$ cat flow/run.sh
#!/bin/bash
# the make line also repeats each setting of config.mk as NAME=value (left out here)
make -C /OpenROAD-flow-scripts/flow DESIGN_CONFIG=/design/flow/config.mk WORK_HOME=/design/flow/orfs CLKGATE_MAP_FILE= finish
$ cat flow/config.mk
export PLATFORM = sky130hd
export DESIGN_NAME = cnn_accel
export DESIGN_NICKNAME = cnn_accel
export VERILOG_FILES = /design/flow/design.v
export SDC_FILE = /design/flow/constraint.sdc
export NUM_CORES = 4
export LEC_CHECK = 0
export ABC_AREA = 1
export CAP_MARGIN = 40
export CORE_MARGIN = 2
export CORE_UTILIZATION = 72
export CTS_CLUSTER_DIAMETER = 231
export CTS_CLUSTER_SIZE = 15
export SLEW_MARGIN = 20
$ cat flow/constraint.sdc
create_clock -name core_clock -period 6.34 [get_ports {clk}]
set_input_delay 1.2680 -clock core_clock [delete_from_list [all_inputs] [get_ports {clk}]]
set_output_delay 1.2680 -clock core_clock [all_outputs]
set_load 0.01 [all_outputs]
$ cat flow/design.v
module input_buffer #(parameter DATA_WIDTH = 8, parameter SIZE = 64)(
    input logic clk,
    input logic rst,
    input logic write_en,
    input logic [DATA_WIDTH-1:0] data_in,
    output logic [DATA_WIDTH-1:0] data_out,
    input logic [$clog2(SIZE)-1:0] read_addr,
    input logic [$clog2(SIZE)-1:0] write_addr
);
    logic [DATA_WIDTH-1:0] buffer [0:SIZE-1];
    always_ff @(posedge clk or posedge rst) begin
        if (rst)
            for (int i = 0; i < SIZE; i++) buffer[i] <= 0;
        else if (write_en)
            buffer[write_addr] <= data_in;
    end
    assign data_out = buffer[read_addr];
endmodule
module weight_buffer #(parameter DATA_WIDTH = 8, parameter SIZE = 9)(
    input logic clk,
    input logic rst,
    input logic write_en,
    input logic [DATA_WIDTH-1:0] data_in,
    input logic [$clog2(SIZE)-1:0] write_addr,
    output logic [SIZE*DATA_WIDTH-1:0] weights
);
    logic [DATA_WIDTH-1:0] buffer [0:SIZE-1];
    always_ff @(posedge clk or posedge rst) begin
        if (rst)
            for (int i = 0; i < SIZE; i++) buffer[i] <= 0;
        else if (write_en)
            buffer[write_addr] <= data_in;
    end
    for (genvar g = 0; g < SIZE; g++) begin : g_out
        assign weights[g*DATA_WIDTH +: DATA_WIDTH] = buffer[g];
    end
endmodule
module conv2d_core #(parameter DATA_WIDTH = 8)(
    input logic clk,
    input logic rst,
    input logic [9*DATA_WIDTH-1:0] input_window,
    input logic [9*DATA_WIDTH-1:0] weights,
    output logic signed [2*DATA_WIDTH-1:0] conv_out
);
    logic signed [2*DATA_WIDTH-1:0] acc, acc_next;
    always_comb begin
        acc_next = 0;
        for (int i = 0; i < 9; i++) begin
            acc_next += $signed(input_window[i*DATA_WIDTH +: DATA_WIDTH]) * $signed(weights[i*DATA_WIDTH +: DATA_WIDTH]);
        end
    end
    always_ff @(posedge clk or posedge rst) begin
        if (rst)
            acc <= 0;
        else
            acc <= acc_next;
    end
    assign conv_out = acc;
endmodule
module relu #(parameter DATA_WIDTH = 16)(
    input logic signed [DATA_WIDTH-1:0] in,
    output logic signed [DATA_WIDTH-1:0] out
);
    assign out = (in > 0) ? in : 0;
endmodule
module max_pool #(parameter DATA_WIDTH = 8)(
    input logic [DATA_WIDTH-1:0] in0, in1, in2, in3,
    output logic [DATA_WIDTH-1:0] out
);
    assign out = (in0 > in1) ? (in0 > in2 ? (in0 > in3 ? in0 : in3) : (in2 > in3 ? in2 : in3)) :
                              (in1 > in2 ? (in1 > in3 ? in1 : in3) : (in2 > in3 ? in2 : in3));
endmodule
module cnn_accel (
    input  logic        clk,
    input  logic        rst,
    input  logic        wr_en,
    input  logic        wr_sel,      
    input  logic [5:0]  wr_addr,
    input  logic [7:0]  wr_data,
    input  logic        start,
    output logic        ready,
    output logic        out_valid,
    output logic [15:0] out_data
);
    typedef enum logic [1:0] {S_IDLE, S_READ, S_CONV, S_POOL} state_t;
    state_t state;
    logic [3:0] k;           
    logic [1:0] s;           
    logic [1:0] py, px;      
    logic [7:0]  pix;
    logic [5:0]  rd_addr;
    logic [71:0] weights;
    logic [7:0]  win [0:8];
    logic [71:0] win_flat;
    logic signed [15:0] conv_out, relu_out;
    logic [15:0] pool_r [0:3];
    logic [15:0] pool_out;
    logic        out_valid_r;
    assign ready = (state == S_IDLE);
    input_buffer #(.DATA_WIDTH(8), .SIZE(64)) u_ibuf (
        .clk(clk), .rst(rst),
        .write_en(wr_en & ~wr_sel & ready),
        .data_in(wr_data),
        .data_out(pix),
        .read_addr(rd_addr),
        .write_addr(wr_addr)
    );
    weight_buffer #(.DATA_WIDTH(8), .SIZE(9)) u_wbuf (
        .clk(clk), .rst(rst),
        .write_en(wr_en & wr_sel & ready),
        .data_in(wr_data),
        .write_addr(wr_addr[3:0]),
        .weights(weights)
    );
    conv2d_core #(.DATA_WIDTH(8)) u_conv (
        .clk(clk), .rst(rst),
        .input_window(win_flat),
        .weights(weights),
        .conv_out(conv_out)
    );
    for (genvar g = 0; g < 9; g++) begin : g_win
        assign win_flat[g*8 +: 8] = win[g];
    end
    relu #(.DATA_WIDTH(16)) u_relu (.in(conv_out), .out(relu_out));
    max_pool #(.DATA_WIDTH(16)) u_pool (
        .in0(pool_r[0]), .in1(pool_r[1]), .in2(pool_r[2]), .in3(pool_r[3]),
        .out(pool_out)
    );
    logic [1:0] ky, kx;
    always_comb begin
        case (k)
            4'd0: begin ky = 2'd0; kx = 2'd0; end
            4'd1: begin ky = 2'd0; kx = 2'd1; end
            4'd2: begin ky = 2'd0; kx = 2'd2; end
            4'd3: begin ky = 2'd1; kx = 2'd0; end
            4'd4: begin ky = 2'd1; kx = 2'd1; end
            4'd5: begin ky = 2'd1; kx = 2'd2; end
            4'd6: begin ky = 2'd2; kx = 2'd0; end
            4'd7: begin ky = 2'd2; kx = 2'd1; end
            default: begin ky = 2'd2; kx = 2'd2; end
        endcase
    end
    logic [2:0] row, col;
    assign row = {py, 1'b0} + {2'b00, s[1]} + {1'b0, ky};
    assign col = {px, 1'b0} + {2'b00, s[0]} + {1'b0, kx};
    assign rd_addr = {row, col};
    always_ff @(posedge clk or posedge rst) begin
        if (rst) begin
            state       <= S_IDLE;
            k           <= 4'd0;
            s           <= 2'd0;
            py          <= 2'd0;
            px          <= 2'd0;
            out_valid_r <= 1'b0;
            for (int i = 0; i < 9; i++) win[i] <= 8'd0;
            for (int i = 0; i < 4; i++) pool_r[i] <= 16'd0;
        end else begin
            out_valid_r <= 1'b0;
            case (state)
                S_IDLE: begin
                    if (start) begin
                        state <= S_READ;
                        k  <= 4'd0;
                        s  <= 2'd0;
                        py <= 2'd0;
                        px <= 2'd0;
                    end
                end
                S_READ: begin
                    win[k] <= pix;
                    if (k == 4'd8) state <= S_CONV;
                    else k <= k + 4'd1;
                end
                S_CONV: begin
                    state <= S_POOL;
                end
                S_POOL: begin
                    pool_r[s] <= relu_out;
                    k <= 4'd0;
                    if (s == 2'd3) begin
                        out_valid_r <= 1'b1;
                        s <= 2'd0;
                        if (px == 2'd2) begin
                            px <= 2'd0;
                            if (py == 2'd2) begin
                                py <= 2'd0;
                                state <= S_IDLE;
                            end else begin
                                py <= py + 2'd1;
                                state <= S_READ;
                            end
                        end else begin
                            px <= px + 2'd1;
                            state <= S_READ;
                        end
                    end else begin
                        s <= s + 2'd1;
                        state <= S_READ;
                    end
                end
                default: state <= S_IDLE;
            endcase
        end
    end
    assign out_valid = out_valid_r;
    assign out_data  = pool_out;
endmodule
==> results of run 1 <==
==> per-stage QoR <==
step / hold slack [ns] / setup TNS, ns
6_report: 0.321 / -10.03
5_1_grt: 0.322 / -11.95
4_1_cts: 0.320 / -8.75
3_5_place_dp: 0.341 / -9.89
3_3_place_gp: 0.333 / -9.08
2_1_floorplan: 0.331 / -3922.78
==> routing by layer <==
layer  global-route usage, %  vias up  share of wire [%]  wire (um)
met3                    16.1      703                 15      28900
met1                    61.8    25000                 36      70200
li1                        -    22600                  -          -
met5                   0.284        -              0.014         28
met4                    21.7        4                5.7      11000
met2                    67.4     3481                 43      83200
==> layout make-up <==
| type | count | area, sq um | share of cell area, % |
|---|---|---|---|
| clock buffer | 65 | 1440 | 2.18 |
| clock inverter | 4 | 96.3 | 0.146 |
| multi-input combinational | 4910 | 35000 | 53.1 |
| timing repair buffer | 460 | 3950 | 5.99 |
| sequential | 751 | 18900 | 28.6 |
| tap | 1070 | 1340 | 2.03 |
| antenna | 5 | 12.5 | 0.0190 |
| inverter | 1394 | 5240 | 7.95 |
==> timing repair <==
action,in CTS,in global routing
setup endpoints to repair,12,12
resized,105,111
setup buffers,26,32
pin swaps,69,64
hold buffers,0,0
==> flow_summary.ini, run 1 <==
; physical design summary
[outcome]
status = complete, but fails checks
violations = negative setup slack

[yosys]
postSynthCellCount = 7385
synthAoiAreaFrac_pct = 6.66
yosysTopAreaCellShare_pct = 31.4
synthArstFlopShare_pct = 100
topCombFamilyByArea = adder cells
ys_cells = 7385
xor_share_pct = 0.642
synthDistinctLibCells = 46
synth-edff-count = 0
yosysChipArea_sq_mm = 0.0598
synthTopCellsByCount = nand2_1, inv_1, dfrtp_1, fa_1, o21ai_0
muxShareOfSynthArea_pct = 0
synth_area_per_cell_sq_um = 8.10
ys_sh_simple_pct = 21.1
synthesis.area_sq_mm = 0.0598
synth_seq_share_pct = 31.4
syn_nets = 8385
flop_cell = dfrtp_1
yosysTopAreaCell = dfrtp_1
synth_top_cell_by_count = nand2_1
ys.flops = 751
ys_sh_adder_pct = 29.2
synthTopCellsByArea = dfrtp_1, fa_1, nand2_1
yosysWarnings = 10

[worst_setup_path]
critPathCapture = u_conv.acc[15]
crit_path_max_incr_delay_ns = 0.59
worstPathRequired_ns = 6.92
crit_family = adder cells
reg2reg_depth = 29
r2r-start = u_wbuf.buffer[5][6]
crit_type = flip-flop to flip-flop
setup.worst_path.start = u_wbuf.buffer[5][6]
critPathSlowestCell = fa_1
worstSetupEndpointType = flip-flop
crit_path_frequent_cell = fa_1
crit_fanout = 4
cp-start-kind = flip-flop
worstReg2RegEnd = u_conv.acc[15]
cp_num_cells = 29
worst_ep_arrival_time_ns = 8.04
path_buffers = 8
reg2reg_slack_ns = -1.11

[timing]
tightest_slew_ns = 1.16
slew_violations = 0
grt_setup_unrepaired = true
fin_crit_sh_pct = 118
slew_headroom_pct = 22.6
worst_clock_skew_ns = 0.0633
min_period_ns = 7.45
final-hold-violation-count = 0
setup_ws_ns = -1.11
timing.fmax_ghz = 0.134
setup_viol = 12

[cts]
cts_root_buf = clkbuf_16
htreeDepth = 2
clock-sinks = 751
path_clk_slew_ns = 0.09
tritoncts = yes
cts_buffers = 56
cts.path.max_buffers = 3
clock_latency_ns = 0.68

[placed_design]
place_hpwl_um = 145000
dpl.cell_count = 8516
portBuffers = 36
dpl_cell_area_sq_mm = 0.0632
post-place-ws_ns = -1.18
gp_congestion = 1.01

[floorplan]
coreArea_sq_mm = 0.0821
row_count = 105
die.size.y_um = 292
dieArea_sq_mm = 0.0854
die_w_um = 292
initial_core_util_pct = 72.8
io_pins = 37

[routing]
drtIter0Drc = 6861
first_pass_iters = 8
drt-total-wl_um = 193000
drcViolationCount = 0
wl_per_cell_um = 22.3
postRouteAntennaNets = 0
post_drt_via_cell_ratio = 5.98
vias = 51700

[global_routing]
grt_pass1_vias = 51500
grt_pass1_wl_um = 294000
globalRoute.totalOverflow = 0
track_usage_pct = 45.9
antenna_found_initial = 6
grt_max_degree = 178

[finish]
instances_no_fill = 8659
n_fill_cell = 5566
fin_util_pct = 80.3
finalNetCount = 8573
final_cell_area_sq_mm = 0.0660
syn_to_final_growth_pct = 10.3

[min_path]
holdPathStages = 0
hp-start = state[1]
hp-class = flip-flop to flip-flop
whs_endpoint = state[3]

[power_and_ir_drop]
power_mw = 14.8
p_int_mw = 8.42
p_seq_share_pct = 34.4
p_comb_mw = 6.31
p_switching_mw = 6.39
leakage_nw = 35.8
power_leader = combinational logic
comb_power_share_pct = 42.6
power_density_mw_per_mm2 = 225
pg_clk_mw = 3.42
p_clk_share_pct = 23.1
swShare_pct = 43.1
peakVddDrop_mv = 0.602
powerSeq_mw = 5.09

[run]
cap_viol_max_count = 0
log.warning_count = 56
==> run 2, diff against run 1 <==
- ABC_AREA: 1 -> not set
- CAP_MARGIN: 40 -> 0
- CELL_PAD_IN_SITES_DETAIL_PLACEMENT: not set -> 2
- CORE_ASPECT_RATIO: not set -> 1.33
- CORE_MARGIN: 2 -> 7
- CORE_UTILIZATION: 72 -> 56
- CTS_CLUSTER_DIAMETER: 231 -> not set
- CTS_CLUSTER_SIZE: 15 -> 29
- GPL_ROUTABILITY_DRIVEN: not set -> 0
- MAX_ROUTING_LAYER: not set -> met4
- SETUP_SLACK_MARGIN: not set -> -0.31
- clock period: 6.34 -> 10.0 ns (I/O delays scaled with it)
==> flow_summary.ini, run 2 <==
; flow metrics
[yosys]
yosysTopAreaCell = dfrtp_1
synthArstFlopShare_pct = 100
synth_area_per_cell_sq_um = 11.0
flop_cell = dfrtp_1
synthTopCellsByCount = inv_1, dfrtp_1, fa_1, mux2_2, nand2_1
ys_sh_simple_pct = 10.3
synth_seq_share_pct = 32.1
synth-edff-count = 0
postSynthCellCount = 5308
synthesis.area_sq_mm = 0.0586
syn_nets = 6308
synthDistinctLibCells = 84
synthTopCellsByArea = dfrtp_1, fa_1, mux2_2
synth_top_cell_by_count = inv_1
ys.flops = 751
xor_share_pct = 1.40
yosysChipArea_sq_mm = 0.0586
topCombFamilyByArea = adder cells
muxShareOfSynthArea_pct = 12.4
ys_cells = 5308
synthAoiAreaFrac_pct = 7.14
ys_sh_adder_pct = 29.8
yosysWarnings = 10
yosysTopAreaCellShare_pct = 32.0

[outcome]
status = aborted with a tool error
stop_error = [ERROR DPL-0033] detailed placement checks failed during check placement.
failing_step = detailed placement

[floorplan]
coreArea_sq_mm = 0.103
dieArea_sq_mm = 0.114
die_w_um = 294
row_count = 136
io_pins = 37
initial_core_util_pct = 56.6
die.size.y_um = 387

[placed_design]
portBuffers = 36
==> run 2: per-stage QoR <==
| stage | area [sq um] | worst slack [ns] | total power, mW | cells | TNS [ns] |
|---|---|---|---|---|---|
| after floorplan | 58600 | -2.29 | 7.79 | 5308 | -1720.89 |
| after global placement | 60500 | 2.08 | 11.5 | 6591 | 0 |
==> run 3, diff against run 2 <==
- ABC_AREA: not set -> 1
- CAP_MARGIN: 0 -> 20
- CELL_PAD_IN_SITES_DETAIL_PLACEMENT: 2 -> not set
- CORE_ASPECT_RATIO: 1.33 -> not set
- CORE_MARGIN: 7 -> 2
- CORE_UTILIZATION: 56 -> 72
- CTS_CLUSTER_DIAMETER: not set -> 243
- CTS_CLUSTER_SIZE: 29 -> 15
- GPL_ROUTABILITY_DRIVEN: 0 -> not set
- MAX_ROUTING_LAYER: met4 -> not set
- PLACE_DENSITY_LB_ADDON: not set -> 0.03
- SETUP_SLACK_MARGIN: -0.31 -> not set
- clock period: 10.0 -> 6.68 ns (I/O delays scaled with it)
==> flow_summary.ini, run 3 <==
; physical design summary
[outcome]
status = complete, but fails checks
violations = negative setup slack

[worst_setup_path]
crit_fanout = 4
crit_path_max_incr_delay_ns = 0.63
setup.worst_path.start = win[3][2]
reg2reg_slack_ns = -0.87
worstReg2RegEnd = u_conv.acc[12]
r2r-start = win[3][2]
worstSetupEndpointType = flip-flop
worstPathRequired_ns = 7.22
crit_family = adder cells
crit_type = flip-flop to flip-flop
crit_path_frequent_cell = fa_1
critPathCapture = u_conv.acc[12]
critPathSlowestCell = fa_2
worst_ep_arrival_time_ns = 8.08
path_buffers = 7
reg2reg_depth = 26
cp-start-kind = flip-flop
cp_num_cells = 26

[global_routing]
grt_pass1_wl_um = 296000
grt_pass1_vias = 51600
track_usage_pct = 46.3
globalRoute.totalOverflow = 0
grt_max_degree = 171
antenna_found_initial = 7

[yosys]
yosysWarnings = 10
ys.flops = 751
synth_top_cell_by_count = nand2_1
synth-edff-count = 0
synthAoiAreaFrac_pct = 6.66
muxShareOfSynthArea_pct = 0
yosysChipArea_sq_mm = 0.0598
yosysTopAreaCellShare_pct = 31.4
synth_area_per_cell_sq_um = 8.10
ys_sh_simple_pct = 21.1
synthesis.area_sq_mm = 0.0598
synthTopCellsByCount = nand2_1, inv_1, dfrtp_1, fa_1, o21ai_0
synthArstFlopShare_pct = 100
ys_sh_adder_pct = 29.2
ys_cells = 7385
synth_seq_share_pct = 31.4
postSynthCellCount = 7385
topCombFamilyByArea = adder cells
syn_nets = 8385
xor_share_pct = 0.642
synthDistinctLibCells = 46
flop_cell = dfrtp_1
yosysTopAreaCell = dfrtp_1
synthTopCellsByArea = dfrtp_1, fa_1, nand2_1

[finish]
syn_to_final_growth_pct = 9.03
flop_area_sq_mm = 0.0189
logic_area_sq_mm = 0.0349
final_cell_area_sq_mm = 0.0652
finalNetCount = 8525
n_fill_cell = 5748
fin_util_pct = 79.4

[power_and_ir_drop]
p_seq_share_pct = 34.7
p_int_mw = 7.92
power_density_mw_per_mm2 = 214
p_clk_share_pct = 23.4
p_comb_mw = 5.85
peakVddDrop_mv = 0.510
comb_power_share_pct = 41.9
power_leader = combinational logic
swShare_pct = 43.2
leakage_nw = 35.4
p_switching_mw = 6.04
powerSeq_mw = 4.84
pg_clk_mw = 3.26

[min_path]
whs_endpoint = state[3]
holdPathStages = 0
hp-class = flip-flop to flip-flop
hp-start = state[1]

[timing]
slew_violations = 0
fin_crit_sh_pct = 113
worst_clock_skew_ns = 0.0574
final-hold-violation-count = 0
slew_headroom_pct = 13.8
tightest_slew_ns = 1.29
grt_setup_unrepaired = true
setup_ws_ns = -0.865
min_period_ns = 7.55
timing.fmax_ghz = 0.133
setup_viol = 11

[placed_design]
portBuffers = 36
place_hpwl_um = 143000
gp_congestion = 1.04
dpl_cell_area_sq_mm = 0.0630

[floorplan]
coreArea_sq_mm = 0.0821
row_count = 105
initial_core_util_pct = 72.8
die.size.y_um = 292
io_pins = 37
dieArea_sq_mm = 0.0854
die_w_um = 292

[cts]
cts-hold-fix-buffers = 0
cts_root_buf = clkbuf_16
cts_buffers = 56
tritoncts = yes
clock_latency_ns = 0.68
path_clk_slew_ns = 0.08
cts.path.max_buffers = 3
htreeDepth = 2
clock-sinks = 751

[routing]
wl_per_cell_um = 22.3
postRouteAntennaNets = 0
vias = 51500
post_drt_via_cell_ratio = 5.98
drcViolationCount = 0
first_pass_iters = 8
drt-total-wl_um = 192000
drtIter0Drc = 6520

[run]
cap_viol_max_count = 0
log.warning_count = 50
[run 3: routing by layer]
metal	track usage [%]	routed length [um]	vias to the layer above
li1	-	-	22500
met1	62.9	71200	24900
met2	68.0	82900	3478
met3	15.5	27500	694
met4	21.1	10400	6
met5	0.794	112	-
[run 3: layout make-up]
cell class / count / area share, %
multi-input combinational: 4910 / 53.5
sequential: 751 / 28.9
inverter: 1394 / 8.05
timing repair buffer: 412 / 5.07
clock buffer: 70 / 2.23
tap: 1070 / 2.05
clock inverter: 4 / 0.115
antenna: 5 / 0.0192
[run 3: per-stage QoR]
step / cells / hold slack [ns] / setup WS, ns / total power [mW] / setup TNS, ns
finish: 8616 / 0.360 / -0.865 / 14.0 / -6.49
global route: 8611 / 0.361 / -1.08 / 14.4 / -8.46
CTS: 8596 / 0.352 / -0.740 / 13.7 / -5.20
detailed placement: 8504 / 0.336 / -0.854 / 10.5 / -5.94
global placement: 8503 / 0.332 / -0.727 / 10.4 / -5.07
floorplan: 7385 / 0.331 / -4.95 / 8.23 / -3715.89
[run 3: repair_timing]
action	4_1_cts	5_1_grt
pin swaps	38	48
gates resized	75	76
endpoints found under the setup margin	11	12
buffers inserted	18	16
==> run 4, diff against run 3 <==
- ABC_AREA: 1 -> not set
- CAP_MARGIN: 20 -> 0
- CELL_PAD_IN_SITES_DETAIL_PLACEMENT: not set -> 2
- CELL_PAD_IN_SITES_GLOBAL_PLACEMENT: not set -> 3
- CORE_ASPECT_RATIO: not set -> 1.13
- CORE_MARGIN: 2 -> 10
- CORE_UTILIZATION: 72 -> 56
- CTS_CLUSTER_DIAMETER: 243 -> not set
- CTS_CLUSTER_SIZE: 15 -> 91
- GPL_ROUTABILITY_DRIVEN: not set -> 1
- MAX_ROUTING_LAYER: not set -> met4
- PLACE_DENSITY_LB_ADDON: 0.03 -> 0.07
- SETUP_SLACK_MARGIN: not set -> 1.82
- SLEW_MARGIN: 20 -> 35
- clock period: 6.68 -> 9.41 ns (I/O delays scaled with it)
==> flow_summary.ini, run 4 <==
; flow metrics
[yosys]
synth_seq_share_pct = 32.1
ys_sh_adder_pct = 29.8
ys_cells = 5308
synthTopCellsByCount = inv_1, dfrtp_1, fa_1, mux2_2, nand2_1
postSynthCellCount = 5308
synth_area_per_cell_sq_um = 11.0
topCombFamilyByArea = adder cells
synth_top_cell_by_count = inv_1
synthTopCellsByArea = dfrtp_1, fa_1, mux2_2
xor_share_pct = 1.40
yosysChipArea_sq_mm = 0.0586
synthDistinctLibCells = 84
synthAoiAreaFrac_pct = 7.14
ys.flops = 751
syn_nets = 6308
synth-edff-count = 0
yosysWarnings = 10
yosysTopAreaCell = dfrtp_1
ys_sh_simple_pct = 10.3
yosysTopAreaCellShare_pct = 32.0
flop_cell = dfrtp_1
muxShareOfSynthArea_pct = 12.4
synthesis.area_sq_mm = 0.0586
synthArstFlopShare_pct = 100

[floorplan]
initial_core_util_pct = 56.2
die_w_um = 324
die.size.y_um = 364
dieArea_sq_mm = 0.118
row_count = 126
coreArea_sq_mm = 0.104

[outcome]
status = aborted with a tool error
stop_error = [ERROR FLW-0024] Place density exceeds 1.0 (current PLACE_DENSITY_LB_ADDON =  0.07). Please check if the value of  PLACE_DENSITY_LB_ADDON is between 0 and 0.99.
failing_step = global placement without I/O
==> run 5, diff against run 4 <==
- CAP_MARGIN: 0 -> 20
- CELL_PAD_IN_SITES_DETAIL_PLACEMENT: 2 -> not set
- CELL_PAD_IN_SITES_GLOBAL_PLACEMENT: 3 -> not set
- CORE_ASPECT_RATIO: 1.13 -> not set
- CORE_MARGIN: 10 -> 2
- CORE_UTILIZATION: 56 -> 65
- CTS_CLUSTER_SIZE: 91 -> not set
- GPL_ROUTABILITY_DRIVEN: 1 -> not set
- MAX_ROUTING_LAYER: met4 -> not set
- PLACE_DENSITY_LB_ADDON: 0.07 -> not set
- SETUP_SLACK_MARGIN: 1.82 -> not set
- SLEW_MARGIN: 35 -> 20
- clock period: 9.41 -> 4.74 ns (I/O delays scaled with it)
==> flow_summary.ini, run 5 <==
; physical design summary
[timing]
setup_ws_ns = -2.67
timing.fmax_ghz = 0.135
slew_violations = 0
fin_crit_sh_pct = 156
min_period_ns = 7.41
slew_headroom_pct = 12.7
tightest_slew_ns = 1.31
setup_viol = 33
worst_clock_skew_ns = 0.0475
grt_setup_unrepaired = true
final-hold-violation-count = 0

[floorplan]
io_pins = 37
initial_core_util_pct = 65.4
row_count = 110
dieArea_sq_mm = 0.0925
die_w_um = 304
coreArea_sq_mm = 0.0896
die.size.y_um = 304

[outcome]
status = complete, but fails checks
violations = negative setup slack

[yosys]
synthTopCellsByArea = dfrtp_1, fa_1, mux2_2
postSynthCellCount = 5308
yosysWarnings = 10
yosysChipArea_sq_mm = 0.0586
ys.flops = 751
synth_top_cell_by_count = inv_1
synthAoiAreaFrac_pct = 7.14
muxShareOfSynthArea_pct = 12.4
synthTopCellsByCount = inv_1, dfrtp_1, fa_1, mux2_2, nand2_1
yosysTopAreaCell = dfrtp_1
syn_nets = 6308
topCombFamilyByArea = adder cells
synthDistinctLibCells = 84
synth-edff-count = 0
yosysTopAreaCellShare_pct = 32.0
ys_cells = 5308
xor_share_pct = 1.40
synth_area_per_cell_sq_um = 11.0
synthesis.area_sq_mm = 0.0586
synth_seq_share_pct = 32.1
flop_cell = dfrtp_1
ys_sh_simple_pct = 10.3
ys_sh_adder_pct = 29.8
synthArstFlopShare_pct = 100

[worst_setup_path]
critPathCapture = u_conv.acc[15]
worstSetupEndpointType = flip-flop
setup.worst_path.start = u_wbuf.buffer[2][7]
r2r-start = u_wbuf.buffer[2][7]
reg2reg_slack_ns = -2.67
crit_type = flip-flop to flip-flop
crit_family = adder cells
crit_fanout = 9
path_buffers = 3
crit_chain = buf_4, nor2b_1, fa_1, inv_1, fa_1, fa_1, fa_1, fa_1, fa_1, fa_2, fa_1, fa_1, fa_2, xnor2_2, xnor2_1, xnor2_1, xnor2_1, xnor2_1, xnor2_1, xnor2_1, buf_4, xnor2_1
critPathSlowestCell = fa_2
worst_ep_arrival_time_ns = 8.02
crit_path_max_incr_delay_ns = 0.59
worstReg2RegEnd = u_conv.acc[15]
worstPathRequired_ns = 5.35
cp-start-kind = flip-flop
crit_path_frequent_cell = fa_1
reg2reg_depth = 22
cp_num_cells = 22

[power_and_ir_drop]
p_int_mw = 20.7
pg_clk_mw = 6.99
power_leader = combinational logic
p_switching_mw = 17.2
comb_power_share_pct = 61.7
powerSeq_mw = 7.51
p_seq_share_pct = 19.8
p_clk_share_pct = 18.5
p_comb_mw = 23.4
peakVddDrop_mv = 0.605
power_density_mw_per_mm2 = 543
swShare_pct = 45.4
leakage_nw = 34.7

[cts]
clock_latency_ns = 0.71
htreeDepth = 3
cts.path.max_buffers = 3
path_clk_slew_ns = 0.06
cts_root_buf = clkbuf_16
tritoncts = yes
cts_buffers = 86
clock-sinks = 751

[finish]
finalNetCount = 6903
instances_no_fill = 7151
syn_to_final_growth_pct = 19.0
n_fill_cell = 5936

[placed_design]
post-place-ws_ns = -2.85
dpl.cell_count = 6891
portBuffers = 36
gp_congestion = 1.00
place_hpwl_um = 143000

[global_routing]
track_usage_pct = 41.5
grt_max_degree = 128
grt_pass1_vias = 45600
antenna_found_initial = 3
grt_pass1_wl_um = 285000
globalRoute.totalOverflow = 0

[routing]
post_drt_via_cell_ratio = 6.12
postRouteAntennaNets = 0
drcViolationCount = 0
first_pass_iters = 6
vias = 43800
wl_per_cell_um = 26.4
drtIter0Drc = 4572
drt-total-wl_um = 189000

[min_path]
hp-start = state[1]
whs_endpoint = state[3]
hp-class = flip-flop to flip-flop
holdPathStages = 0

[run]
log.warning_count = 43
cap_viol_max_count = 0
## run 5: per-layer routing
metal / vias to the layer above / track usage [%] / share of wire [%]
met1: 22300 / 53.9 / 38
li1: 18600 / - / -
met4: 2 / 27.1 / 7.9
met3: 626 / 7.51 / 8.1
met5: - / 0 / 0.0069
met2: 2204 / 64.8 / 46
## run 5: per-stage QoR
stage	area, sq um	utilization (%)	power (mW)	hold WS, ns	setup TNS (ns)
2_1_floorplan	58900	-	16.9	0.331	-4903.67
3_3_place_gp	64800	72.3	28.3	0.334	-29.91
3_5_place_dp	64800	72.3	28.4	0.344	-29.74
4_1_cts	68700	76.6	36.2	0.342	-28.96
5_1_grt	69700	77.8	39.1	0.350	-33.59
6_report	69700	77.8	37.9	0.339	-30.73
## run 5: timing repair
item / 4_1_cts / 5_1_grt
pin swaps: 125 / 109
setup endpoints to repair: 47 / 99
buffers inserted: 47 / 56
hold buffers: 0 / 0
gates cloned: 2 / 1
resized: 228 / 163
## run 5: cell type report
type / instances / area (sq um) / area share (%)
flip-flops and latches: 751 / 18800 / 27.0
repair buffers: 718 / 6330 / 9.07
clock buffers: 120 / 2470 / 3.54
clock inverters: 37 / 474 / 0.680
multi-input cells: 3507 / 37000 / 53.0
well taps: 1176 / 1470 / 2.11
inverters: 839 / 3160 / 4.53
diodes: 3 / 7.51 / 0.0108
==> run 6, diff against run 5 <==
- ABC_AREA: not set -> 1
- CORE_ASPECT_RATIO: not set -> 0.5
- CORE_UTILIZATION: 65 -> 66
- CTS_CLUSTER_SIZE: not set -> 96
- SETUP_SLACK_MARGIN: not set -> 0.34
- clock period: 4.74 -> 3.83 ns (I/O delays scaled with it)
==> flow_summary.ini, run 6 <==
; physical design summary
[outcome]
status = complete, but fails checks
violations = negative setup slack

[finish]
finalNetCount = 9043
final_cell_area_sq_mm = 0.0737
n_fill_cell = 5304
syn_to_final_growth_pct = 23.2

[floorplan]
coreArea_sq_mm = 0.0890
io_pins = 37
die_w_um = 430
die.size.y_um = 217
row_count = 77
initial_core_util_pct = 67.2
dieArea_sq_mm = 0.0932

[worst_setup_path]
critPathCapture = u_conv.acc[14]
worstPathRequired_ns = 4.47
setup.worst_path.start = u_wbuf.buffer[3][3]
path_buffers = 7
crit_type = flip-flop to flip-flop
critPathSlowestCell = fa_1
cp-start-kind = flip-flop
worstSetupEndpointType = flip-flop
r2r-start = u_wbuf.buffer[3][3]
crit_fanout = 4
crit_family = adder cells
worst_ep_arrival_time_ns = 8.14
reg2reg_depth = 27
reg2reg_slack_ns = -3.66
crit_path_frequent_cell = fa_1
crit_path_max_incr_delay_ns = 0.62
cp_num_cells = 27
worstReg2RegEnd = u_conv.acc[14]

[yosys]
muxShareOfSynthArea_pct = 0
synth-edff-count = 0
ys.flops = 751
ys_sh_simple_pct = 21.1
synthArstFlopShare_pct = 100
synth_top_cell_by_count = nand2_1
xor_share_pct = 0.642
flop_cell = dfrtp_1
postSynthCellCount = 7385
synthesis.area_sq_mm = 0.0598
ys_cells = 7385
synthAoiAreaFrac_pct = 6.66
yosysChipArea_sq_mm = 0.0598
ys_sh_adder_pct = 29.2
yosysWarnings = 10
yosysTopAreaCellShare_pct = 31.4
synthTopCellsByArea = dfrtp_1, fa_1, nand2_1
synthDistinctLibCells = 46
yosysTopAreaCell = dfrtp_1
synth_seq_share_pct = 31.4
synthTopCellsByCount = nand2_1, inv_1, dfrtp_1, fa_1, o21ai_0
synth_area_per_cell_sq_um = 8.10
topCombFamilyByArea = adder cells
syn_nets = 8385

[timing]
timing.fmax_ghz = 0.133
final-hold-violation-count = 0
fin_crit_sh_pct = 196
slew_headroom_pct = 9.40
tightest_slew_ns = 1.35
setup_ws_ns = -3.66
setup_viol = 103
finalHoldWorstSlack_ns = 0.344
slew_violations = 0
worst_clock_skew_ns = 0.0308
min_period_ns = 7.49
grt_setup_unrepaired = true

[min_path]
holdPathStages = 0
hp-class = flip-flop to flip-flop
whs_endpoint = state[3]
hp-start = state[1]

[global_routing]
grt_pass1_wl_um = 323000
grt_max_degree = 116
track_usage_pct = 46.1
grt_pass1_vias = 56200
antenna_found_initial = 6
globalRoute.totalOverflow = 0

[power_and_ir_drop]
peakVddDrop_mv = 1.62
p_comb_mw = 17.6
leakage_nw = 39.7
power_density_mw_per_mm2 = 458
power_leader = combinational logic
swShare_pct = 40.8
p_clk_share_pct = 22.9
p_switching_mw = 13.8
powerSeq_mw = 8.45
p_int_mw = 20.0
p_seq_share_pct = 25.0
pg_clk_mw = 7.72
power_mw = 33.8
comb_power_share_pct = 52.1

[cts]
clock-sinks = 751
cts.path.max_buffers = 3
htreeDepth = 3
tritoncts = yes
cts_buffers = 70
clock_latency_ns = 0.72
path_clk_slew_ns = 0.08
cts-hold-fix-buffers = 0
cts_root_buf = clkbuf_16

[placed_design]
gp_congestion = 1.04
portBuffers = 36
place_hpwl_um = 154000
dpl_cell_area_sq_mm = 0.0660

[routing]
post_drt_via_cell_ratio = 6.02
postRouteAntennaNets = 0
wl_per_cell_um = 23.4
drtIter0Drc = 7693
first_pass_iters = 10
drcViolationCount = 0
drt-total-wl_um = 217000
vias = 55900

[run]
cap_viol_max_count = 0
log.warning_count = 46
[run 6: cell type report]
type,instances,area [sq um],share of cell area (%)
Antenna cell,5,12.5,0.0170
Clock buffer,99,2020,2.74
Clock inverter,22,433,0.588
Inverter,1394,5280,7.17
Multi-Input combinational cell,4910,37200,50.6
Sequential cell,751,18900,25.7
Tap cell,1185,1480,2.01
Timing Repair Buffer,916,8290,11.3
[run 6: per-layer routing]
layer  global-route usage [%]  wire (um)  up-vias
li1                         -          -    23600
met1                     58.5      76200    27000
met2                     70.6      95100     4212
met3                     14.1      28900     1108
met4                     27.4      16900        0
met5                        0          0        -
[run 6: through the flow]
| stage | TNS (ns) | worst slack [ns] | std cells | utilization [%] |
|---|---|---|---|---|
| after global routing | -64.39 | -3.91 | 9277 | 82.7 |
| after CTS | -44.63 | -3.54 | 9204 | 80.5 |
| final | -57.72 | -3.66 | 9282 | 82.8 |
| after floorplan | -5462.84 | -7.23 | 7385 | - |
| after global placement | -63.26 | -3.69 | 8916 | 74.1 |
| after detailed placement | -71.05 | -3.69 | 8916 | 74.1 |
[run 6: what timing repair did]
item	4_1_cts	5_1_grt
resized	641	373
setup endpoints to repair	103	103
pin swaps	225	197
gates cloned	4	1
buffers inserted	163	71
==> run 7, diff against run 6 <==
- CORE_ASPECT_RATIO: 0.5 -> not set
- CORE_UTILIZATION: 66 -> 72
- CTS_CLUSTER_SIZE: 96 -> 90
- PLACE_DENSITY: not set -> 0.66
- SETUP_SLACK_MARGIN: 0.34 -> 1.85
- clock period: 3.83 -> 7.12 ns (I/O delays scaled with it)
==> flow_summary.ini, run 7 <==
; physical design summary
[min_path]
whs_endpoint = state[3]
hp-start = state[1]
hp-class = flip-flop to flip-flop
holdPathStages = 0

[worst_setup_path]
worstPathRequired_ns = 7.64
worstReg2RegEnd = u_conv.acc[13]
critPathSlowestCell = fa_1
worst_ep_arrival_time_ns = 8.03
crit_path_frequent_cell = fa_1
crit_path_max_incr_delay_ns = 0.60
setup.worst_path.start = u_wbuf.buffer[0][3]
crit_fanout = 5
crit_type = flip-flop to flip-flop
cp_num_cells = 28
reg2reg_slack_ns = -0.39
path_buffers = 9
reg2reg_depth = 28
critPathCapture = u_conv.acc[13]
crit_family = adder cells
r2r-start = u_wbuf.buffer[0][3]
worstSetupEndpointType = flip-flop
cp-start-kind = flip-flop

[routing]
postRouteAntennaNets = 0
drcViolationCount = 0
wl_per_cell_um = 22.5
post_drt_via_cell_ratio = 5.98
drtIter0Drc = 6883
first_pass_iters = 9
drt-total-wl_um = 196000
vias = 52100

[cts]
clock-sinks = 751
cts.path.max_buffers = 3
clock_latency_ns = 0.69
cts-hold-fix-buffers = 0
htreeDepth = 3
path_clk_slew_ns = 0.06
tritoncts = yes
cts_buffers = 83
cts_root_buf = clkbuf_16

[power_and_ir_drop]
power_mw = 15.1
peakVddDrop_mv = 0.569
p_clk_share_pct = 30.4
power_density_mw_per_mm2 = 225
p_int_mw = 8.93
leakage_nw = 36.3
powerSeq_mw = 4.55
power_leader = combinational logic
pg_clk_mw = 4.60
p_comb_mw = 5.97
p_seq_share_pct = 30.1
p_switching_mw = 6.20
comb_power_share_pct = 39.5
swShare_pct = 41.0

[floorplan]
die_w_um = 292
initial_core_util_pct = 72.8
coreArea_sq_mm = 0.0821
io_pins = 37
die.size.y_um = 292
row_count = 105
dieArea_sq_mm = 0.0854

[placed_design]
portBuffers = 36
dpl_cell_area_sq_mm = 0.0630
place_hpwl_um = 141000
gp_congestion = 1.01

[finish]
finalNetCount = 8575
syn_to_final_growth_pct = 12.3
final_cell_area_sq_mm = 0.0671
fin_util_pct = 81.8

[global_routing]
globalRoute.totalOverflow = 0
track_usage_pct = 46.7
antenna_found_initial = 7
grt_pass1_wl_um = 298000
grt_pass1_vias = 52000
grt_max_degree = 160

[yosys]
synthAoiAreaFrac_pct = 6.66
synthesis.area_sq_mm = 0.0598
synth_area_per_cell_sq_um = 8.10
synth-edff-count = 0
ys.flops = 751
postSynthCellCount = 7385
synthTopCellsByArea = dfrtp_1, fa_1, nand2_1
synth_seq_share_pct = 31.4
synth_top_cell_by_count = nand2_1
synthDistinctLibCells = 46
flop_cell = dfrtp_1
yosysTopAreaCell = dfrtp_1
topCombFamilyByArea = adder cells
yosysWarnings = 10
ys_sh_simple_pct = 21.1
ys_cells = 7385
synthTopCellsByCount = nand2_1, inv_1, dfrtp_1, fa_1, o21ai_0
syn_nets = 8385
muxShareOfSynthArea_pct = 0
synthArstFlopShare_pct = 100
xor_share_pct = 0.642
yosysChipArea_sq_mm = 0.0598
yosysTopAreaCellShare_pct = 31.4
ys_sh_adder_pct = 29.2

[timing]
fin_crit_sh_pct = 105
finalHoldWorstSlack_ns = 0.328
setup_tns_ns = -2.12
grt_setup_unrepaired = true
setup_viol = 7
timing.fmax_ghz = 0.133
final-hold-violation-count = 0
tightest_slew_ns = 1.21
setup_ws_ns = -0.390
slew_headroom_pct = 19.3
slew_violations = 0
min_period_ns = 7.51
worst_clock_skew_ns = 0.0668

[outcome]
status = complete, but fails checks
violations = negative setup slack

[run]
cap_viol_max_count = 0
log.warning_count = 49
==> run 7: cell type report <==
class	instances	area, sq um
tap	1070	1340
timing repair buffer	435	3590
antenna	2	5.00
clock inverter	35	542
multi-input combinational	4910	35200
fill	5293	15000
sequential	751	18900
clock buffer	111	2350
inverter	1394	5260
==> run 7: what timing repair did <==
item,CTS,global route
setup endpoints to repair,29,50
setup buffers,18,48
pin swaps,41,81
gates resized,136,130
==> run 7: routing by layer <==
metal	global-route usage, %	part of all wire, %	up-vias
li1	-	-	22600
met1	62.1	36	25100
met2	68.7	43	3580
met3	16.8	15	785
met4	22.0	5.9	12
met5	2.21	0.15	-
==> run 7: per-stage QoR <==
step / instances / setup WS (ns)
final: 8708 / -0.390
after global routing: 8706 / -0.590
after CTS: 8658 / -0.290
after detailed placement: 8494 / -0.340
after global placement: 8492 / -0.339
after floorplan: 7385 / -4.60
==> run 8, diff against run 7 <==
- CTS_CLUSTER_DIAMETER: not set -> 138
- CTS_CLUSTER_SIZE: 90 -> 10
- PLACE_DENSITY: 0.66 -> 0.38
- SETUP_SLACK_MARGIN: 1.85 -> not set
- TNS_END_PERCENT: not set -> 5
- clock period: 7.12 -> 4.82 ns (I/O delays scaled with it)
==> flow_summary.ini, run 8 <==
; physical design summary
[outcome]
status = complete, but fails checks
violations = negative setup slack

[global_routing]
track_usage_pct = 47.6
grt_max_degree = 117
globalRoute.totalOverflow = 0
grt_pass1_vias = 52800
antenna_found_initial = 12
grt_pass1_wl_um = 304000

[routing]
first_pass_iters = 9
drtIter0Drc = 7613
wl_per_cell_um = 22.7
vias = 52400
drt-total-wl_um = 198000
postRouteAntennaNets = 0
post_drt_via_cell_ratio = 6.01
drcViolationCount = 0

[worst_setup_path]
setup.worst_path.start = u_wbuf.buffer[3][1]
path_buffers = 8
cp_num_cells = 29
r2r-start = u_wbuf.buffer[3][1]
crit_path_max_incr_delay_ns = 0.58
worst_ep_arrival_time_ns = 8.20
reg2reg_depth = 29
worstPathRequired_ns = 5.34
critPathSlowestCell = fa_1
crit_path_frequent_cell = fa_1
crit_type = flip-flop to flip-flop
cp-start-kind = flip-flop
reg2reg_slack_ns = -2.86
worstReg2RegEnd = u_conv.acc[15]
worstSetupEndpointType = flip-flop
crit_fanout = 6
critPathCapture = u_conv.acc[15]
crit_family = adder cells

[yosys]
synthDistinctLibCells = 46
muxShareOfSynthArea_pct = 0
postSynthCellCount = 7385
yosysWarnings = 10
ys_sh_adder_pct = 29.2
synthAoiAreaFrac_pct = 6.66
synth-edff-count = 0
yosysTopAreaCell = dfrtp_1
synth_area_per_cell_sq_um = 8.10
syn_nets = 8385
synth_top_cell_by_count = nand2_1
flop_cell = dfrtp_1
ys_sh_simple_pct = 21.1
yosysChipArea_sq_mm = 0.0598
yosysTopAreaCellShare_pct = 31.4
xor_share_pct = 0.642
ys_cells = 7385
synth_seq_share_pct = 31.4
synthTopCellsByCount = nand2_1, inv_1, dfrtp_1, fa_1, o21ai_0
synthArstFlopShare_pct = 100
synthTopCellsByArea = dfrtp_1, fa_1, nand2_1
topCombFamilyByArea = adder cells
synthesis.area_sq_mm = 0.0598
ys.flops = 751

[floorplan]
initial_core_util_pct = 72.8
dieArea_sq_mm = 0.0854
io_pins = 37
die.size.y_um = 292
coreArea_sq_mm = 0.0821
row_count = 105
die_w_um = 292

[finish]
syn_to_final_growth_pct = 11.3
finalNetCount = 8618

[cts]
cts.path.max_buffers = 3
clock-sinks = 751
tritoncts = yes
htreeDepth = 3
cts_buffers = 85
cts_root_buf = clkbuf_16
path_clk_slew_ns = 0.07
clock_latency_ns = 0.68

[timing]
slew_violations = 0
timing.fmax_ghz = 0.130
min_period_ns = 7.68
grt_setup_unrepaired = true
worst_clock_skew_ns = 0.0624
setup_viol = 15
setup_ws_ns = -2.86
finalHoldWorstSlack_ns = 0.310
fin_crit_sh_pct = 159
tightest_slew_ns = 1.23
slew_headroom_pct = 17.7
final-hold-violation-count = 0

[min_path]
holdPathStages = 0
hp-class = flip-flop to flip-flop
hp-start = state[1]
whs_endpoint = state[3]

[placed_design]
place_hpwl_um = 149000
portBuffers = 36
post-place-ws_ns = -2.98
gp_congestion = 1.04

[power_and_ir_drop]
comb_power_share_pct = 41.4
p_clk_share_pct = 27.5
swShare_pct = 42.1
p_seq_share_pct = 31.1
peakVddDrop_mv = 0.971
p_int_mw = 12.5
power_leader = combinational logic
p_comb_mw = 8.91
pg_clk_mw = 5.93
powerSeq_mw = 6.71
p_switching_mw = 9.08
leakage_nw = 36.2
power_density_mw_per_mm2 = 324

[run]
log.warning_count = 49
cap_viol_max_count = 0
[run 8: cell type report]
class                           instances  area [sq um]
Multi-Input combinational cell       4910         34800
Sequential cell                       751         18800
Fill cell                            5482         15600
Inverter                             1394          5240
Timing Repair Buffer                  476          4010
Clock buffer                           94          2160
Tap cell                             1070          1340
Clock inverter                          8           188
Antenna cell                           10          25.0
[run 8: layer usage]
metal / vias to the layer above / GRT usage, % / share of wire, %
met3: 790 / 18.6 / 16
li1: 22700 / - / -
met2: 3670 / 68.6 / 42
met1: 25200 / 63.9 / 36
met4: 10 / 22.8 / 5.8
met5: - / 0 / 0.046
[run 8: metrics by stage]
step           cell area [sq um]  total power, mW  cells   TNS, ns  util, %
3_3_place_gp               63700             15.1   8588    -29.02     77.6
2_1_floorplan              59800             11.4   7385  -4857.70        -
4_1_cts                    66300             21.1   8696    -29.37     80.7
5_1_grt                    66500             22.2   8705    -33.15     81.0
3_5_place_dp               63700             15.2   8588    -30.65     77.6
6_report                   66600             21.6   8713    -30.43     81.1
[run 8: repair_timing]
action | CTS | global route
pin swaps | 36 | 38
setup buffers | 6 | 7
resized | 70 | 63
hold buffers | 0 | 0
setup endpoints to repair | 30 | 63
==> run 9, diff against run 8 <==
- CAP_MARGIN: 20 -> 0
- CTS_CLUSTER_DIAMETER: 138 -> 231
- CTS_CLUSTER_SIZE: 10 -> not set
- PLACE_DENSITY: 0.38 -> not set
- SLEW_MARGIN: 20 -> 40
- TNS_END_PERCENT: 5 -> not set
- clock period: 4.82 -> 6.3 ns (I/O delays scaled with it)
==> flow_summary.ini, run 9 <==
; physical design summary
[yosys]
ys_sh_simple_pct = 21.1
topCombFamilyByArea = adder cells
synthArstFlopShare_pct = 100
yosysTopAreaCellShare_pct = 31.4
postSynthCellCount = 7385
synthTopCellsByCount = nand2_1, inv_1, dfrtp_1, fa_1, o21ai_0
synth_top_cell_by_count = nand2_1
synthAoiAreaFrac_pct = 6.66
synthesis.area_sq_mm = 0.0598
ys_cells = 7385
xor_share_pct = 0.642
synthTopCellsByArea = dfrtp_1, fa_1, nand2_1
ys.flops = 751
yosysWarnings = 10
synthDistinctLibCells = 46
synth_area_per_cell_sq_um = 8.10
yosysChipArea_sq_mm = 0.0598
muxShareOfSynthArea_pct = 0
ys_sh_adder_pct = 29.2
flop_cell = dfrtp_1
syn_nets = 8385
synth_seq_share_pct = 31.4
yosysTopAreaCell = dfrtp_1
synth-edff-count = 0

[timing]
fin_crit_sh_pct = 121
timing.fmax_ghz = 0.132
min_period_ns = 7.60
worst_clock_skew_ns = 0.0550
setup_ws_ns = -1.30
grt_setup_unrepaired = true
setup_tns_ns = -10.87
tightest_slew_ns = 0.978
slew_headroom_pct = 34.5
slew_violations = 0
final-hold-violation-count = 0
setup_viol = 12

[power_and_ir_drop]
p_int_mw = 10.0
peakVddDrop_mv = 0.658
leakage_nw = 36.4
p_clk_share_pct = 31.8
p_seq_share_pct = 30.4
power_density_mw_per_mm2 = 251
comb_power_share_pct = 37.8
power_mw = 16.9
powerSeq_mw = 5.13
swShare_pct = 40.5
p_switching_mw = 6.84
power_leader = combinational logic
pg_clk_mw = 5.38
p_comb_mw = 6.37

[routing]
drt-total-wl_um = 194000
wl_per_cell_um = 22.2
postRouteAntennaNets = 0
drtIter0Drc = 6885
post_drt_via_cell_ratio = 5.98
drcViolationCount = 0
vias = 52200
first_pass_iters = 10

[placed_design]
gp_congestion = 1.03
dpl_cell_area_sq_mm = 0.0634
post-place-ws_ns = -1.22
portBuffers = 36
place_hpwl_um = 143000

[worst_setup_path]
cp_num_cells = 30
worstReg2RegEnd = u_conv.acc[14]
crit_fanout = 3
critPathCapture = u_conv.acc[14]
reg2reg_slack_ns = -1.30
crit_path_max_incr_delay_ns = 0.58
crit_path_frequent_cell = fa_1
r2r-start = win[7][7]
cp-start-kind = flip-flop
crit_family = adder cells
crit_type = flip-flop to flip-flop
worstSetupEndpointType = flip-flop
worstPathRequired_ns = 6.87
reg2reg_depth = 30
path_buffers = 9
setup.worst_path.start = win[7][7]
critPathSlowestCell = fa_1
worst_ep_arrival_time_ns = 8.17

[floorplan]
row_count = 105
initial_core_util_pct = 72.8
coreArea_sq_mm = 0.0821
dieArea_sq_mm = 0.0854
die_w_um = 292
io_pins = 37
die.size.y_um = 292

[global_routing]
grt_pass1_wl_um = 300000
grt_max_degree = 159
globalRoute.totalOverflow = 0
grt_pass1_vias = 52500
track_usage_pct = 46.9
antenna_found_initial = 9

[finish]
finalNetCount = 8586
fin_util_pct = 81.8
n_fill_cell = 5322
final_cell_area_sq_mm = 0.0672
syn_to_final_growth_pct = 12.4

[min_path]
whs_endpoint = state[3]
holdPathStages = 0
hp-class = flip-flop to flip-flop
hp-start = state[1]

[cts]
clock_latency_ns = 0.68
cts-hold-fix-buffers = 0
cts.path.max_buffers = 3
cts_buffers = 82
cts_root_buf = clkbuf_16
tritoncts = yes
clock-sinks = 751
htreeDepth = 3
path_clk_slew_ns = 0.07

[outcome]
violations = negative setup slack
status = complete, but fails checks

[run]
cap_viol_max_count = 0
log.warning_count = 52
==> run 9: repair_timing <==
item,in CTS,in global routing
setup endpoints to repair,12,12
endpoints found under the hold margin,0,0
gates cloned,0,0
gates resized,107,63
setup buffers,29,14
pin swaps,52,47
==> run 9: stage by stage <==
stage | std cells | hold slack, ns
4_1_cts | 8707 | 0.353
3_5_place_dp | 8528 | 0.340
2_1_floorplan | 7385 | 0.331
6_report | 8732 | 0.354
5_1_grt | 8723 | 0.368
3_3_place_gp | 8525 | 0.337
==> run 9: layout make-up <==
cell class	instances	area [sq um]	share of cell area (%)
multi-input cells	4910	35000	52.1
flip-flops and latches	751	18900	28.1
inverters	1394	5280	7.85
repair buffers	447	3710	5.52
clock buffers	112	2290	3.42
well taps	1070	1340	1.99
clock inverters	38	687	1.02
diodes	10	25.0	0.0373
==> run 9: metal layers <==
| metal | global-route usage [%] | vias to the layer above | routed length (um) |
|---|---|---|---|
| met3 | 17.6 | 811 | 28400 |
| li1 | - | 22700 | - |
| met2 | 69.3 | 3604 | 83600 |
| met4 | 23.0 | 8 | 12000 |
| met5 | 0 | - | 44 |
| met1 | 61.5 | 25100 | 70100 |
==> run 10, diff against run 9 <==
- ABC_AREA: 1 -> not set
- CAP_MARGIN: 0 -> 10
- CORE_UTILIZATION: 72 -> 30
- CTS_CLUSTER_DIAMETER: 231 -> 80
- GPL_ROUTABILITY_DRIVEN: not set -> 1
- PLACE_DENSITY_LB_ADDON: not set -> 0.04
- SETUP_SLACK_MARGIN: not set -> 0.89
- SLEW_MARGIN: 40 -> 20
- TNS_END_PERCENT: not set -> 90
- clock period: 6.3 -> 8.88 ns (I/O delays scaled with it)
==> flow_summary.ini, run 10 <==
; physical design summary
[worst_setup_path]
cp-start-kind = flip-flop
crit_path_max_incr_delay_ns = 0.57
crit_chain = and2_1, buf_4, inv_1, fa_1, fa_1, inv_1, fa_1, fa_1, fa_1, fa_1, fa_1, fa_1, fa_1, inv_1, fa_1, inv_1, ha_1, and2_1, o41ai_4, o21ai_2, o41ai_2, xnor2_1
critPathSlowestCell = fa_1
path_buffers = 5
crit_type = flip-flop to flip-flop
worstSetupEndpointType = flip-flop
crit_family = adder cells
reg2reg_slack_ns = 1.16
worstReg2RegEnd = u_conv.acc[15]
crit_path_frequent_cell = fa_1
setup.worst_path.start = u_wbuf.buffer[1][0]
worst_ep_arrival_time_ns = 8.35
cp_num_cells = 22
critPathCapture = u_conv.acc[15]
reg2reg_depth = 22
r2r-start = u_wbuf.buffer[1][0]
crit_fanout = 9
worstPathRequired_ns = 9.51

[routing]
postRouteAntennaNets = 0
met3_length_um = 6380
drt-total-wl_um = 227000
wl_per_cell_um = 28.3
dr_wl_met2_um = 115000
wl_met1_um = 99000
top_layer_used = met4
first_pass_iters = 7
drcViolationCount = 0
drtIter0Drc = 2449
vias = 39600
post_drt_via_cell_ratio = 4.94

[cts]
clock_latency_ns = 0.80
path_clk_slew_ns = 0.05
htreeDepth = 3
cts_root_buf = clkbuf_16
cts-hold-fix-buffers = 0
cts_buffers = 105
clock-sinks = 751
cts.path.max_buffers = 3
tritoncts = yes

[power_and_ir_drop]
p_seq_share_pct = 23.8
powerSeq_mw = 4.26
comb_power_share_pct = 51.6
swShare_pct = 48.0
power_leader = combinational logic
p_int_mw = 9.30
power_mw = 17.9
pg_clk_mw = 4.39
power_density_mw_per_mm2 = 269
leakage_nw = 31.8
peakVddDrop_mv = 0.285
p_clk_share_pct = 24.6
p_switching_mw = 8.57
p_comb_mw = 9.23

[timing]
setup_viol = 0
slew_violations = 0
grt_setup_unrepaired = true
worst_clock_skew_ns = 0.0810
setup_ws_ns = 1.16
fin_crit_sh_pct = 86.9
min_period_ns = 7.72
slew_headroom_pct = 22.6
timing.fmax_ghz = 0.130
tightest_slew_ns = 1.16
setup_tns_ns = 0
final-hold-violation-count = 0

[finish]
fin_util_pct = 34.2
finalNetCount = 6383
syn_to_final_growth_pct = 13.5

[floorplan]
row_count = 162
initial_core_util_pct = 30.1
io_pins = 37
coreArea_sq_mm = 0.194
dieArea_sq_mm = 0.199
die.size.y_um = 446
die_w_um = 446

[min_path]
whs_endpoint = state[3]
hp-class = flip-flop to flip-flop
hp-start = state[1]
holdPathStages = 0

[yosys]
synth_area_per_cell_sq_um = 11.0
ys_sh_simple_pct = 10.3
synthArstFlopShare_pct = 100
synthAoiAreaFrac_pct = 7.14
yosysWarnings = 10
muxShareOfSynthArea_pct = 12.4
yosysChipArea_sq_mm = 0.0586
synthesis.area_sq_mm = 0.0586
synth-edff-count = 0
synthTopCellsByCount = inv_1, dfrtp_1, fa_1, mux2_2, nand2_1
yosysTopAreaCell = dfrtp_1
synth_seq_share_pct = 32.1
synthTopCellsByArea = dfrtp_1, fa_1, mux2_2
yosysTopAreaCellShare_pct = 32.0
postSynthCellCount = 5308
ys_sh_adder_pct = 29.8
ys_cells = 5308
ys.flops = 751
synth_top_cell_by_count = inv_1
topCombFamilyByArea = adder cells
synthDistinctLibCells = 84
xor_share_pct = 1.40
syn_nets = 6308
flop_cell = dfrtp_1

[placed_design]
portBuffers = 36
post-place-ws_ns = 0.660
gp_congestion = 0.824
place_hpwl_um = 172000

[global_routing]
grt_pass1_vias = 42700
globalRoute.totalOverflow = 0
grt_pass1_wl_um = 330000
antenna_found_initial = 12
track_usage_pct = 23.3
grt_max_degree = 141

[outcome]
status = no timing/DRC/antenna violations

[run]
cap_viol_max_count = 0
log.warning_count = 51
[run 10: what timing repair did]
item / CTS / global route
setup buffers: 1 / 36
endpoints found under the setup margin: 3 / 6
pin swaps: 2 / 18
resized: 7 / 121
[run 10: metal layers]
layer,vias up,GRT usage (%)
met3,246,2.26
met2,692,40.7
met4,0,6.77
met1,21100,30.4
li1,17600,-
met5,-,0
[run 10: final cells by class]
type | count | area, sq um
Antenna cell | 3 | 7.51
Inverter | 839 | 3160
Clock inverter | 44 | 537
Timing Repair Buffer | 179 | 1490
Fill cell | 19600 | 128000
Tap cell | 2542 | 3180
Clock buffer | 149 | 3060
Multi-Input combinational cell | 3507 | 36100
Sequential cell | 751 | 18900
[run 10: through the flow]
step | hold WS (ns) | std cells | area, sq um
6_report | 0.351 | 8014 | 66500
5_1_grt | 0.355 | 8012 | 66500
4_1_cts | 0.354 | 7975 | 65900
3_5_place_dp | 0.345 | 7781 | 62300
3_3_place_gp | 0.338 | 7780 | 62300
2_1_floorplan | 0.331 | 5308 | 58600
==> run 11, diff against run 10 <==
- CAP_MARGIN: 10 -> 20
- CORE_MARGIN: 2 -> 4
- CORE_UTILIZATION: 30 -> 66
- CTS_CLUSTER_DIAMETER: 80 -> not set
- GPL_ROUTABILITY_DRIVEN: 1 -> not set
- PLACE_DENSITY_LB_ADDON: 0.04 -> not set
- SETUP_SLACK_MARGIN: 0.89 -> not set
- TNS_END_PERCENT: 90 -> not set
- clock period: 8.88 -> 6.67 ns (I/O delays scaled with it)
==> flow_summary.ini, run 11 <==
; physical design summary
[outcome]
status = complete, but fails checks
violations = negative setup slack

[power_and_ir_drop]
peakVddDrop_mv = 0.736
p_int_mw = 12.9
p_switching_mw = 10.9
p_comb_mw = 13.3
p_clk_share_pct = 21.3
pg_clk_mw = 5.06
comb_power_share_pct = 56.1
swShare_pct = 45.8
power_density_mw_per_mm2 = 356
p_seq_share_pct = 22.6
power_leader = combinational logic
powerSeq_mw = 5.38
power_mw = 23.8
leakage_nw = 33.3

[worst_setup_path]
crit_type = flip-flop to flip-flop
crit_path_max_incr_delay_ns = 0.55
r2r-start = u_wbuf.buffer[7][4]
crit_family = adder cells
crit_path_frequent_cell = fa_1
setup.worst_path.start = u_wbuf.buffer[7][4]
worstSetupEndpointType = flip-flop
reg2reg_depth = 25
critPathSlowestCell = fa_1
cp_num_cells = 25
crit_fanout = 7
path_buffers = 6
worst_ep_arrival_time_ns = 8.09
cp-start-kind = flip-flop
reg2reg_slack_ns = -0.81
worstReg2RegEnd = u_conv.acc[15]
critPathCapture = u_conv.acc[15]
worstPathRequired_ns = 7.28

[yosys]
synthDistinctLibCells = 84
postSynthCellCount = 5308
muxShareOfSynthArea_pct = 12.4
synth_seq_share_pct = 32.1
yosysChipArea_sq_mm = 0.0586
ys_cells = 5308
yosysTopAreaCellShare_pct = 32.0
synthTopCellsByArea = dfrtp_1, fa_1, mux2_2
xor_share_pct = 1.40
synthAoiAreaFrac_pct = 7.14
synthArstFlopShare_pct = 100
synthesis.area_sq_mm = 0.0586
synth-edff-count = 0
ys_sh_adder_pct = 29.8
synthTopCellsByCount = inv_1, dfrtp_1, fa_1, mux2_2, nand2_1
synth_top_cell_by_count = inv_1
ys_sh_simple_pct = 10.3
ys.flops = 751
flop_cell = dfrtp_1
yosysTopAreaCell = dfrtp_1
syn_nets = 6308
synth_area_per_cell_sq_um = 11.0
topCombFamilyByArea = adder cells
yosysWarnings = 10

[floorplan]
coreArea_sq_mm = 0.0882
io_pins = 37
die_w_um = 306
die.size.y_um = 306
row_count = 109
dieArea_sq_mm = 0.0936
initial_core_util_pct = 66.4

[placed_design]
post-place-ws_ns = -0.948
dpl_cell_area_sq_mm = 0.0630
gp_congestion = 0.981
dpl.cell_count = 6701
place_hpwl_um = 136000
portBuffers = 36

[cts]
cts.path.max_buffers = 3
path_clk_slew_ns = 0.06
cts_buffers = 85
clock-sinks = 751
cts_root_buf = clkbuf_16
tritoncts = yes
htreeDepth = 3
clock_latency_ns = 0.70

[routing]
post_drt_via_cell_ratio = 6.17
wl_per_cell_um = 26.3
vias = 42600
drt-total-wl_um = 182000
drcViolationCount = 0
first_pass_iters = 7
drtIter0Drc = 4481
postRouteAntennaNets = 0

[timing]
final-hold-violation-count = 0
slew_violations = 0
min_period_ns = 7.48
fin_crit_sh_pct = 112
setup_tns_ns = -5.20
grt_setup_unrepaired = true
tightest_slew_ns = 1.21
slew_headroom_pct = 18.9
setup_viol = 10
setup_ws_ns = -0.813
finalHoldWorstSlack_ns = 0.360
timing.fmax_ghz = 0.134
worst_clock_skew_ns = 0.0442

[finish]
syn_to_final_growth_pct = 14.1
fin_util_pct = 75.8
finalNetCount = 6674
final_cell_area_sq_mm = 0.0669
instances_no_fill = 6906

[global_routing]
track_usage_pct = 39.6
globalRoute.totalOverflow = 0
grt_pass1_wl_um = 277000
grt_max_degree = 143
grt_pass1_vias = 44100
antenna_found_initial = 2

[min_path]
hp-start = state[1]
whs_endpoint = state[3]
holdPathStages = 0
hp-class = flip-flop to flip-flop

[run]
cap_viol_max_count = 0
log.warning_count = 43
==> run 11: metal layers <==
metal | part of all wire [%] | global-route usage, %
met3 | 8.4 | 7.78
met1 | 38 | 52.3
met2 | 45 | 61.0
met4 | 8.1 | 25.1
met5 | 0 | 0
==> run 11: cell type report <==
type	instances	area [sq um]
clock buffer	123	2500
antenna	2	5.00
fill	6156	21400
timing repair buffer	490	4010
clock inverter	29	507
tap	1165	1460
sequential	751	18800
inverter	839	3150
multi-input combinational	3507	36400
==> run 11: what timing repair did <==
| item | CTS | global route |
|---|---|---|
| setup endpoints to repair | 11 | 12 |
| setup buffers | 37 | 16 |
| hold buffers | 0 | 0 |
| pin swaps | 83 | 52 |
| resized | 102 | 42 |
==> run 12, diff against run 11 <==
- ABC_AREA: not set -> 1
- CORE_ASPECT_RATIO: not set -> 0.5
- CORE_MARGIN: 4 -> 2
- CORE_UTILIZATION: 66 -> 72
- PLACE_DENSITY: not set -> 0.66
- clock period: 6.67 -> 6.22 ns (I/O delays scaled with it)
==> flow_summary.ini, run 12 <==
; physical design summary
[outcome]
status = complete, but fails checks
violations = negative setup slack

[worst_setup_path]
worst_ep_arrival_time_ns = 8.26
crit_type = flip-flop to flip-flop
setup.worst_path.start = win[3][3]
crit_path_max_incr_delay_ns = 0.65
reg2reg_slack_ns = -1.47
critPathSlowestCell = fa_1
critPathCapture = u_conv.acc[12]
cp_num_cells = 27
r2r-start = win[3][3]
crit_fanout = 5
cp-start-kind = flip-flop
worstSetupEndpointType = flip-flop
worstReg2RegEnd = u_conv.acc[12]
reg2reg_depth = 27
path_buffers = 10
crit_path_frequent_cell = fa_1
worstPathRequired_ns = 6.79
crit_family = adder cells

[cts]
tritoncts = yes
clock-sinks = 751
htreeDepth = 3
cts_root_buf = clkbuf_16
cts-hold-fix-buffers = 0
cts.path.max_buffers = 3
clock_latency_ns = 0.71
path_clk_slew_ns = 0.08
cts_buffers = 70

[routing]
drt-total-wl_um = 208000
post_drt_via_cell_ratio = 6.18
wl_per_cell_um = 23.7
first_pass_iters = 20
postRouteAntennaNets = 0
drcViolationCount = 0
drtIter0Drc = 8454
vias = 54200

[timing]
fin_crit_sh_pct = 124
slew_violations = 0
slew_headroom_pct = 7.04
setup_viol = 12
setup_ws_ns = -1.47
min_period_ns = 7.69
timing.fmax_ghz = 0.130
tightest_slew_ns = 1.39
worst_clock_skew_ns = 0.0411
finalHoldWorstSlack_ns = 0.363
grt_setup_unrepaired = true
final-hold-violation-count = 0

[finish]
fin_util_pct = 82.0
finalNetCount = 8612
syn_to_final_growth_pct = 12.4
instances_no_fill = 8777

[global_routing]
track_usage_pct = 48.6
grt_pass1_wl_um = 311000
grt_max_degree = 126
antenna_found_initial = 13
globalRoute.totalOverflow = 0
grt_pass1_vias = 54700

[power_and_ir_drop]
p_seq_share_pct = 32.0
power_mw = 16.3
p_int_mw = 9.52
power_leader = combinational logic
pg_clk_mw = 4.75
swShare_pct = 41.5
peakVddDrop_mv = 0.447
p_comb_mw = 6.33
leakage_nw = 36.3
power_density_mw_per_mm2 = 242
comb_power_share_pct = 38.9
powerSeq_mw = 5.21
p_clk_share_pct = 29.1
p_switching_mw = 6.77

[floorplan]
die.size.y_um = 208
io_pins = 37
initial_core_util_pct = 73.0
coreArea_sq_mm = 0.0819
row_count = 74
dieArea_sq_mm = 0.0855
die_w_um = 412

[yosys]
synth_top_cell_by_count = nand2_1
muxShareOfSynthArea_pct = 0
ys_sh_simple_pct = 21.1
yosysChipArea_sq_mm = 0.0598
synth-edff-count = 0
ys_sh_adder_pct = 29.2
flop_cell = dfrtp_1
yosysTopAreaCell = dfrtp_1
yosysWarnings = 10
synthArstFlopShare_pct = 100
xor_share_pct = 0.642
ys.flops = 751
synth_seq_share_pct = 31.4
synthAoiAreaFrac_pct = 6.66
topCombFamilyByArea = adder cells
synthTopCellsByArea = dfrtp_1, fa_1, nand2_1
synth_area_per_cell_sq_um = 8.10
synthesis.area_sq_mm = 0.0598
synthTopCellsByCount = nand2_1, inv_1, dfrtp_1, fa_1, o21ai_0
yosysTopAreaCellShare_pct = 31.4
postSynthCellCount = 7385
ys_cells = 7385
synthDistinctLibCells = 46
syn_nets = 8385

[min_path]
hp-class = flip-flop to flip-flop
whs_endpoint = state[3]
hp-start = state[1]
holdPathStages = 0

[placed_design]
dpl.cell_count = 8535
place_hpwl_um = 144000
gp_congestion = 1.04
post-place-ws_ns = -1.32
portBuffers = 36

[run]
log.warning_count = 48
cap_viol_max_count = 0
run 12: metrics by stage:
step	setup TNS (ns)	area [sq um]
final	-13.30	67200
after global routing	-14.46	67200
after CTS	-9.77	66600
after detailed placement	-11.62	63100
after global placement	-10.02	63100
after floorplan	-3995.96	60300
run 12: timing repair:
| item | 4_1_cts | 5_1_grt |
|---|---|---|
| gates resized | 214 | 101 |
| setup buffers | 69 | 39 |
| setup endpoints to repair | 12 | 12 |
| pin swaps | 141 | 121 |
run 12: per-layer routing:
metal | track usage [%] | wire, um | vias up
li1 | - | - | 22700
met1 | 61.2 | 70500 | 25800
met2 | 71.7 | 88800 | 4484
met3 | 16.7 | 31000 | 1248
met4 | 32.1 | 17600 | 16
met5 | 0 | 148 | -
run 12: cell type report:
class                   instances  area (sq um)
multi-input cells            4910         35100
repair buffers                485          4090
inverters                    1394          5260
fillers                      5014         14700
clock buffers                  93          1960
diodes                         14          35.0
flip-flops and latches        751         18900
clock inverters                28           477
well taps                    1102          1380
Power figures rest on the tool's default switching activity, not on a simulated workload.
